==> flow/design.v (excerpt) <==
module top(
  input clk,
  input rst_n,
  input din_rx,
  output dout_tx_s1,
  output dout_tx_s2,
  output [31:0] addr_tx_s1,
  output [31:0] addr_tx_s2
    );
  wire [7:0] dout_rx;
  wire valid_rx;
  wire [1:0] sel;
  wire [31:0] data;
  wire [31:0] addr_rx;
  wire en;
  wire valid_master;
  wire penable;
  wire pwrite_slave;
  wire pready_fsm;
  wire [1:0] psel_slave;
  wire pready_master;
  wire valid_slave;
  wire [31:0] addr_slave;
  wire test_valid;
  wire [31:0] din_tx;
  wire [31:0] data_fsm1;
  wire [31:0] data_fsm2;
  wire valid_fsm_s1;
  wire valid_fsm_s2;
  wire valid_tx;
  wire [7:0] data_tx;
  wire dout_tx_in;
  wire done;
  wire [31:0] addr_fsm1;
  wire [31:0] addr_fsm2;
  wire tx_busy;
  wire [65:0] psel_slave1;
  wire [65:0] psel_slave2;
  wire valid_tx2;
  wire [7:0] data_tx2;
  wire done2;
  wire tx_busy2;
  wire pready_fsm2;
  wire pready_fsm1;
  wire pready_fsm_mas;
  receiver dut0(
  .clk(clk),
  .rst_n(rst_n),
  .din(din_rx),
  .dout(dout_rx),
  .valid(valid_rx)
  );
  connection_receiver_master dut1(
  .clk(clk),
  .rst_n(rst_n),
  .valid_tx(valid_rx),
  .dout(dout_rx),
  .pselx_m(sel),
  .pwdata_m(data),
  .paddr_m(addr_rx),
  .pwrite_m(en),
  .pready(pready_fsm_mas),
  .valid(valid_master)
  );
  apb_master dut2(
  .pclk(clk),
  .prst_n(rst_n),
  .pwrite_m(en),
  .pwdata_m(data),
  .paddr_m(addr_rx),
  .pselx_m(sel),
  ...
Size: roughly 2000 cells after synthesis, about 480 flip-flops, roughly 69 I/O pins, roughly 18000 um2 of cells after synthesis.
clock: 5.0 ns
lec_check: 0
abc_area: 0
cap_margin: 5
cell_pad_in_sites_global_placement: 1
core_margin: 2
core_utilization: 40
cts_cluster_size: 36
gpl_routability_driven: 1
gpl_timing_driven: 0
min_routing_layer: met1
place_density: 0.93
slew_margin: 20
run.sh (not shown) runs the stock make flow with config.mk's settings and CLKGATE_MAP_FILE=.
The starting point completed with no timing, DRC or antenna violations.
Rerun with:
==> flow/config.mk (replaced) <==
export PLATFORM = sky130hd
export DESIGN_NAME = top
export DESIGN_NICKNAME = top
export VERILOG_FILES = /design/flow/design.v
export SDC_FILE = /design/flow/constraint.sdc
export NUM_CORES = 4
export LEC_CHECK = 0
export ABC_AREA = 1
export CAP_MARGIN = 20
export CELL_PAD_IN_SITES_DETAIL_PLACEMENT = 2
export CELL_PAD_IN_SITES_GLOBAL_PLACEMENT = 2
export CORE_ASPECT_RATIO = 1.15
export CORE_MARGIN = 2
export CORE_UTILIZATION = 68
export CTS_CLUSTER_DIAMETER = 53
export CTS_CLUSTER_SIZE = 80
export HOLD_SLACK_MARGIN = -0.08
export MIN_ROUTING_LAYER = met2
export PLACE_DENSITY = 0.6
export SLEW_MARGIN = 40
The new run ended with an error in 3_1_place_gp_skip_io with GPL-0301.
Die size drops by 35%.
Area after synthesis climbs by 8.7%.
Synthesized cell count climbs by 35%.
Rerun with:
--- a/flow/config.mk
+++ b/flow/config.mk
@@ -6,5 +6,5 @@
 export NUM_CORES = 4
 export LEC_CHECK = 0
-export ABC_AREA = 1
+export ABC_AREA = 0
 export CAP_MARGIN = 20
 export CELL_PAD_IN_SITES_DETAIL_PLACEMENT = 2
@@ -12,9 +12,9 @@
 export CORE_ASPECT_RATIO = 1.15
 export CORE_MARGIN = 2
-export CORE_UTILIZATION = 68
+export CORE_UTILIZATION = 40
 export CTS_CLUSTER_DIAMETER = 53
 export CTS_CLUSTER_SIZE = 80
 export HOLD_SLACK_MARGIN = -0.08
 export MIN_ROUTING_LAYER = met2
-export PLACE_DENSITY = 0.6
+export PLACE_DENSITY = 0.87
 export SLEW_MARGIN = 40
After rerunning: This time the run produced a clean layout; synthesized cell count goes down by 26%; synthesized area goes down by 8.0%; die area goes up by 55%.


the baseline:
top again, from the RTL that the note above started with.
export LEC_CHECK = 0
export CAP_MARGIN = 20
export CORE_MARGIN = 2
export CORE_UTILIZATION = 70
export CTS_CLUSTER_DIAMETER = 392
export GPL_TIMING_DRIVEN = 1
export HOLD_SLACK_MARGIN = 0.14
export MAX_ROUTING_LAYER = met4
export MIN_ROUTING_LAYER = met2
export SETUP_SLACK_MARGIN = -0.09
export SLEW_MARGIN = 20
create_clock -name core_clock -period 1.19 [get_ports {clk}]
Flow for the baseline halted at global routing, error code GRT-0116.
For the candidate, these inputs were changed with respect to the baseline:
Settings: a deleted MAX_ROUTING_LAYER that had been met4; a deleted MIN_ROUTING_LAYER that had been met2; a deleted HOLD_SLACK_MARGIN that had been 0.14; a change of SETUP_SLACK_MARGIN from -0.09 to 0.76; a deleted CTS_CLUSTER_DIAMETER that had been 392; a change of CORE_UTILIZATION from 70 to 64; a deleted GPL_TIMING_DRIVEN that had been 1; a change of the clock period (ns, I/O delays scaled along) from 1.19 to 4.03.
==> results <==
Per the comparison of the candidate with the baseline, area inside the core boundary now larger, detailed placement HPWL moved down, starting utilization of the core area now smaller, maximum root-to-sink buffer count level. Of the candidate and the baseline, it is the candidate that has the higher post-placement worst setup slack. Summary of the comparison: area after detailed placement is lower in the candidate, relative to the baseline. Final RePlAce weighted congestion: the candidate vs the baseline down about 10%. Of the baseline and the candidate, only the baseline never reached the final stage. The baseline: GRT-0116 in global routing -> run aborted. Die: the candidate bigger than the baseline.


run A:
Starting RTL as in the previous note.
clock: 5.0 ns
lec_check: 0
abc_area: 1
cap_margin: 20
cell_pad_in_sites_detail_placement: 2
cell_pad_in_sites_global_placement: 2
core_aspect_ratio: 1.15
core_margin: 2
core_utilization: 68
cts_cluster_diameter: 53
cts_cluster_size: 21
place_density: 0.6
slew_margin: 40
Run A got as far as 3_1_place_gp_skip_io, where a tool error ended the run.
Edits applied to the flow inputs when going from run A to run B:
- a deleted CTS_CLUSTER_DIAMETER that had been 53
- a change of SLEW_MARGIN from 40 to 20
- a deleted ABC_AREA that had been 1
- a deleted CTS_CLUSTER_SIZE that had been 21
- a deleted CORE_ASPECT_RATIO that had been 1.15
- a deleted CELL_PAD_IN_SITES_GLOBAL_PLACEMENT that had been 2
- a deleted CELL_PAD_IN_SITES_DETAIL_PLACEMENT that had been 2
- a change of the clock period (ns, I/O delays scaled along) from 5.0 to 3.42
### Flow results
No stage failed in run B, and the final checks on the layout all came back clean. Row cell total in the yosys stat output: run B lower / run A higher. Relative to run A, instance count of the mapped netlist has gone down in run B. Taking run A as the reference point, the area fraction in mux cells of run B rises by 6.4 points. In run B the area reported by Yosys stat turned out 1600 um^2 lower than in run A.
Setup changes, run B to run C
- PLACE_DENSITY no longer set, was 0.6
- CORE_UTILIZATION now 40, was 68
- CAP_MARGIN now 5, was 20
- ABC_AREA now 1, previously not set
- CELL_PAD_IN_SITES_GLOBAL_PLACEMENT now 3, previously not set
- the clock period (ns, I/O delays scaled along) now 5.0, was 3.42
## What came out
- Run C vs run B — non-clock buffer count dropped by a little under 10%
- As of run C, detailed router's first-iteration violation count had risen by a little under 10% compared to run B.
- Compared with run B, in run C worst path setup slack after routing picked up an extra 850 ps, total wire length saw an increase.
- The die size of run C exceeds that of run B by 24,000 um^2.
- Measured against each other, run B and run C differ in non-clock inverter count in the final layout, the lower figure coming from run B.
## Diff of input files: run D against run C
- CTS_CLUSTER_SIZE: unset -> 36
- CELL_PAD_IN_SITES_GLOBAL_PLACEMENT: 3 -> 2
- HOLD_SLACK_MARGIN: unset -> -0.01
- SLEW_MARGIN: 20 -> 30
- GPL_ROUTABILITY_DRIVEN: unset -> 1
- TNS_END_PERCENT: unset -> 85
- CELL_PAD_IN_SITES_DETAIL_PLACEMENT: unset -> 2
- MIN_ROUTING_LAYER: unset -> met1
- PLACE_DENSITY_LB_ADDON: unset -> 0.11
- CORE_MARGIN: 2 -> 3
- ABC_AREA: 1 -> 0
- GPL_TIMING_DRIVEN: unset -> 0
- SETUP_SLACK_MARGIN: unset -> 1.21
==> results <==
- Final design area excluding fillers (run C / run D): 1.05
- Power share of the combinational group ended up 0.3 points lower on run D than on run C.
- Reported for run C and run D, number of antenna diodes turned out identical to the last digit.
- Between run C and run D, the flow reports internal power increasing slightly.
--- input diff run D..run E ---
- a deleted PLACE_DENSITY_LB_ADDON that had been 0.11
- a change of CAP_MARGIN from 5 to 20
- a change of SETUP_SLACK_MARGIN from 1.21 to -0.38
- an added CTS_CLUSTER_DIAMETER of 53
- a deleted GPL_TIMING_DRIVEN that had been 0
- a change of HOLD_SLACK_MARGIN from -0.01 to 0.21
- a deleted GPL_ROUTABILITY_DRIVEN that had been 1
- a change of SLEW_MARGIN from 30 to 40
- a change of CORE_MARGIN from 3 to 2
- an added CORE_ASPECT_RATIO of 1.15
- an added PLACE_DENSITY of 0.87
- a change of TNS_END_PERCENT from 85 to 30
- a change of CTS_CLUSTER_SIZE from 36 to 80
- a change of MIN_ROUTING_LAYER from met1 to met2
## What came out
| met2 routing resource usage after global routing | run E vs run D | 4.7 points higher |
Compared with run D, the router placed more vias in run E.
Taking run D as the reference point, the wire length of the first global-routing pass of run E falls by 5500 um.
Run E ended with more critical path depth than run D.
For layout clock buffer count, dividing the value from run E by the value from run D gives 0.54.
[inputs] run F vs run E
- PLACE_DENSITY now 0.6, was 0.87
- CTS_CLUSTER_DIAMETER no longer set, was 53
- CORE_ASPECT_RATIO no longer set, was 1.15
- TNS_END_PERCENT no longer set, was 30
- CELL_PAD_IN_SITES_GLOBAL_PLACEMENT no longer set, was 2
- HOLD_SLACK_MARGIN no longer set, was 0.21
- SLEW_MARGIN now 20, was 40
- CTS_CLUSTER_SIZE no longer set, was 80
- CORE_UTILIZATION now 22, was 40
- CELL_PAD_IN_SITES_DETAIL_PLACEMENT no longer set, was 2
- ABC_AREA no longer set, was 0
- MIN_ROUTING_LAYER no longer set, was met2
- SETUP_SLACK_MARGIN no longer set, was -0.38
- the clock period (ns, I/O delays scaled along) now 4.09, was 5.0
==> results <==
Diff run E -> run F | final core area utilization | decrease of 20 points. Taking run E as the reference, in run F clock power has increased, first-pass GRT wire length dropped about 25%, number of clock buffers in the layout up 22. Going from run E to run F, worst hold slack across all endpoints shrinks by 17 ps. Total power: run F above run E. Comparing run E and run F, the lower via-per-instance ratio was measured on run F.
Power is estimated from default activity; no workload was simulated.
